## try-sierra
// Calculator2_0
module Calculator2_0(clk, rst, col, btn, btnres, fil, Sseg, anodos);
clock: 88.6 ns
lec_check: 0
cap_margin: 5
core_aspect_ratio: 1.82
core_margin: 2
core_utilization: 72
max_routing_layer: met4
setup_slack_margin: -1.23
slew_margin: 20
run.sh (not shown) runs the stock make flow with config.mk's settings and CLKGATE_MAP_FILE=.
Status try-sierra: flow complete, layout not clean - setup timing
Inputs modified between try-sierra and try-harbor:
- CORE_ASPECT_RATIO: 1.82 -> unset
- CAP_MARGIN: 5 -> 20
- MAX_ROUTING_LAYER: met4 -> unset
- SETUP_SLACK_MARGIN: -1.23 -> unset
- CORE_UTILIZATION: 72 -> 16
- the clock period (ns, I/O delays scaled along): 88.6 -> 105.0
Results
The sole clean run among try-harbor and try-sierra is try-harbor. [flow] try-sierra | stages: complete | final checks: fail | reason: setup timing. NOTE: share of the clock period used by the worst path in try-harbor falls short of that of try-sierra. Sort try-harbor and try-sierra by layout-stage area growth over the synthesis result, descending, and try-harbor comes first. In the metrics for try-harbor and try-sierra, the one carrying the higher maximum frequency is try-sierra. Summary of try-harbor over try-sierra: fraction of area in registers did not really move; number of nets in the finished design now sits lower.
#### Input delta (try-delta over try-harbor)
- a change of CAP_MARGIN from 20 to 5
- an added CORE_ASPECT_RATIO of 0.53
- a change of CORE_UTILIZATION from 16 to 67
- an added MAX_ROUTING_LAYER of met4
- a change of the clock period (ns, I/O delays scaled along) from 105.0 to 89.1
Findings:
- try-delta did not finish; the tool stopped in global routing (5_1_grt) with error GRT-0228.
- Taking try-harbor as the reference point, the die area of try-delta falls by 76%.
- Per the comparison of try-delta with try-harbor, number of CTS-inserted buffers went down about 8%, placer congestion estimate +0.23, area reported by Yosys stat essentially unchanged, total instance count after detailed placement down 2619, worst setup timing slack at the placement stage went down by 4.61 ns.
Changes in try-zinc relative to try-delta:
- CAP_MARGIN now 20, was 5
- CORE_ASPECT_RATIO no longer set, was 0.53
- CORE_UTILIZATION now 40, was 67
- MAX_ROUTING_LAYER no longer set, was met4
- the clock period (ns, I/O delays scaled along) now 110.0, was 89.1
[summary]
- try-zinc finished all stages; the layout is clean.
- Comparing try-zinc against try-delta, there is no change at all in post-synth tally of flip-flops with integrated enable.
- Re share of async-settable or async-resettable flops after synthesis: no difference whatsoever between try-delta and try-zinc.
- In try-zinc, the number of setup buffers added after CTS came out 378 below the value in try-delta.
- Between try-delta and try-zinc, the difference in mux share of post-synthesis cell area is negligible.
- When try-zinc is measured against try-delta, its last weighted congestion value of the routability-driven placer turns out 16% lower.
- Summary of try-zinc over try-delta: row count now sits higher, height of the die rose 170 um.
- Per the comparison of try-zinc with try-delta, die area climbed 58000 sq um; number of clock buffers inserted by TritonCTS climbed 5; instance area at placement dropped 14%; post-detailed-placement half-perimeter wirelength dropped 17%.
--- input diff try-zinc..try-xenon ---
- setting MAX_ROUTING_LAYER to met4 for the first time
- changing CORE_UTILIZATION from 40 to 70
- setting PLACE_DENSITY to 0.64 for the first time
- changing the clock period (ns, I/O delays scaled along) from 110.0 to 95.1
## What came out
try-zinc has completed all stages; timing, DRC and antenna checks passed.
try-xenon finished all stages; however, its layout fails the closing checks, the failures being setup timing.
Compared with try-zinc, in try-xenon non-clock buffer count shows an increase of about 200%, area of the die saw a decrease.
In try-xenon relative to try-zinc, post-detailed-placement cell area had gone up slightly.
Setup slack: try-xenon less than try-zinc
Clock skew improves in try-xenon relative to try-zinc.
try-zinc has a higher post-layout instance count excluding filler cells than try-xenon.
Input changes introduced in try-willow (baseline for comparison: try-xenon):
- swapping 70 for 64 in CORE_UTILIZATION
- clearing MAX_ROUTING_LAYER, which used to be met4
- swapping 0.64 for 0.43 in PLACE_DENSITY
- putting CTS_CLUSTER_SIZE at 96 where nothing was set
- putting ABC_AREA at 0 where nothing was set
- swapping 95.1 for 53.7 in the clock period (ns, I/O delays scaled along)
Notes after the runs:
- Of try-willow and try-xenon, it is try-willow that has the higher number of setup buffers added after CTS.
- Die area | try-willow > try-xenon
- try-willow — number of cells after detailed placement 26% higher, try-xenon as reference
- Tool error GRT-0232 stopped try-willow during global routing (5_1_grt); no final results.
- As of try-willow, total number of placement rows had risen by a few percent compared to try-xenon.
- Compared with try-xenon, try-willow shows a cell area reported after detailed placement that is 28% higher.

* * *

Calculator2_0 again, from the RTL that the note above started with.
## Calculator2_0
module Calculator2_0(clk, rst, col, btn, btnres, fil, Sseg, anodos);
	input clk;
	input rst;
	input [3:0] col;
	input btn;
	input btnres;
	output [3:0] fil;
	output [6:0] Sseg;
	output [7:0] anodos;
	wire clk1kHz;
	wire clk20Hz;
	wire [3:0]tecla;
	wire [20:0] Ssegnum1;
	wire [20:0] Ssegnum2;
	wire [6:0] signo1;
	wire [6:0] operador;
	wire [9:0] num1;
	wire [9:0] num2;
	wire sig1;
	wire [1:0] oper;
	wire [19:0] resultado;
	wire [1:0] signo_resultado;
	wire [23:0] dres;
	wire [6:0] CSseg;
	divfreq div(clk, rst, clk1kHz);
	divfreq20 div20(clk, rst, clk20Hz);
	Barrido_filas barfil(clk, rst, clk20Hz, fil);
	Comparador_col comp(clk, rst, fil, col, tecla);
	Conversor print(tecla, CSseg);
	Barrido_displays bardisp(clk, rst, btn, btnres, CSseg, clk1kHz, dres, signo_resultado, Sseg, anodos, Ssegnum1, Ssegnum2, operador, signo1);
	Ssegtobin convsegtobin(clk, rst, Ssegnum1, Ssegnum2, signo1, operador, num1, num2, sig1, oper);
	Operacion op(num1, num2, sig1, oper, resultado, signo_resultado);
	Digitos_result digres(resultado, dres);
endmodule
clock: 115.0 ns
lec_check: 0
cap_margin: 15
cell_pad_in_sites_global_placement: 3
core_aspect_ratio: 0.62
core_margin: 6
core_utilization: 41
gpl_routability_driven: 1
hold_slack_margin: -0.07
min_routing_layer: met1
place_density_lb_addon: 0.01
setup_slack_margin: 5.0
slew_margin: 5
==> next run, changes <==
CAP_MARGIN = 10   (was 15)
CELL_PAD_IN_SITES_GLOBAL_PLACEMENT = unset   (was 3)
CORE_MARGIN = 2   (was 6)
CORE_UTILIZATION = 66   (was 41)
MAX_ROUTING_LAYER = met4   (was unset)
PLACE_DENSITY_LB_ADDON = unset   (was 0.01)
SETUP_SLACK_MARGIN = unset   (was 5.0)
SLEW_MARGIN = 20   (was 5)
clock period = 93.7 ns   (was 115.0 ns; I/O delays follow)
Effect: The new run stopped in 5_1_grt with GRT-0232. Area after synthesis is unchanged. Synthesized cell count is unchanged. Die area drops by well over a third.
==> next run, changes <==
ABC_AREA = 1   (was unset)
CORE_UTILIZATION = 72   (was 66)
CTS_CLUSTER_SIZE = 72   (was unset)
MAX_ROUTING_LAYER = unset   (was met4)
PLACE_DENSITY_LB_ADDON = 0.01   (was unset)
SETUP_SLACK_MARGIN = -2.0   (was unset)
TNS_END_PERCENT = 80   (was unset)
clock period = 58.2 ns   (was 93.7 ns; I/O delays follow)
What happened: Now the flow aborted during 4_1_cts (DPL-0038); die area barely changes; synthesized area is higher by 9.3%; synthesized cell count is higher by 27%.
==> next run, changes <==
ABC_AREA = unset   (was 1)
CORE_ASPECT_RATIO = 0.5   (was 0.62)
CORE_MARGIN = 8   (was 2)
CORE_UTILIZATION = 41   (was 72)
CTS_CLUSTER_SIZE = unset   (was 72)
PLACE_DENSITY_LB_ADDON = 0.06   (was 0.01)
SETUP_SLACK_MARGIN = unset   (was -2.0)
TNS_END_PERCENT = unset   (was 80)
clock period = 115.0 ns   (was 58.2 ns; I/O delays follow)
What happened: The new run passed the timing, DRC and antenna checks; die area increases by 71%; synthesized area decreases by 8.5%; synthesized cell count is lower by 22%.
==> next run, changes <==
ABC_AREA = 1   (was unset)
CAP_MARGIN = 15   (was 10)
CELL_PAD_IN_SITES_GLOBAL_PLACEMENT = 3   (was unset)
CORE_ASPECT_RATIO = 0.62   (was 0.5)
CORE_MARGIN = 6   (was 8)
HOLD_SLACK_MARGIN = unset   (was -0.07)
MAX_ROUTING_LAYER = met5   (was unset)
MIN_ROUTING_LAYER = met2   (was met1)
PLACE_DENSITY = 0.37   (was unset)
PLACE_DENSITY_LB_ADDON = unset   (was 0.06)
SETUP_SLACK_MARGIN = -2.0   (was unset)
TNS_END_PERCENT = 95   (was unset)
Now the flow died in 3_1_place_gp_skip_io (GPL-0301).
Die area rises by 6.4%.
Area after synthesis rises by 9.3%.
Synthesized cell count rises by 27%.
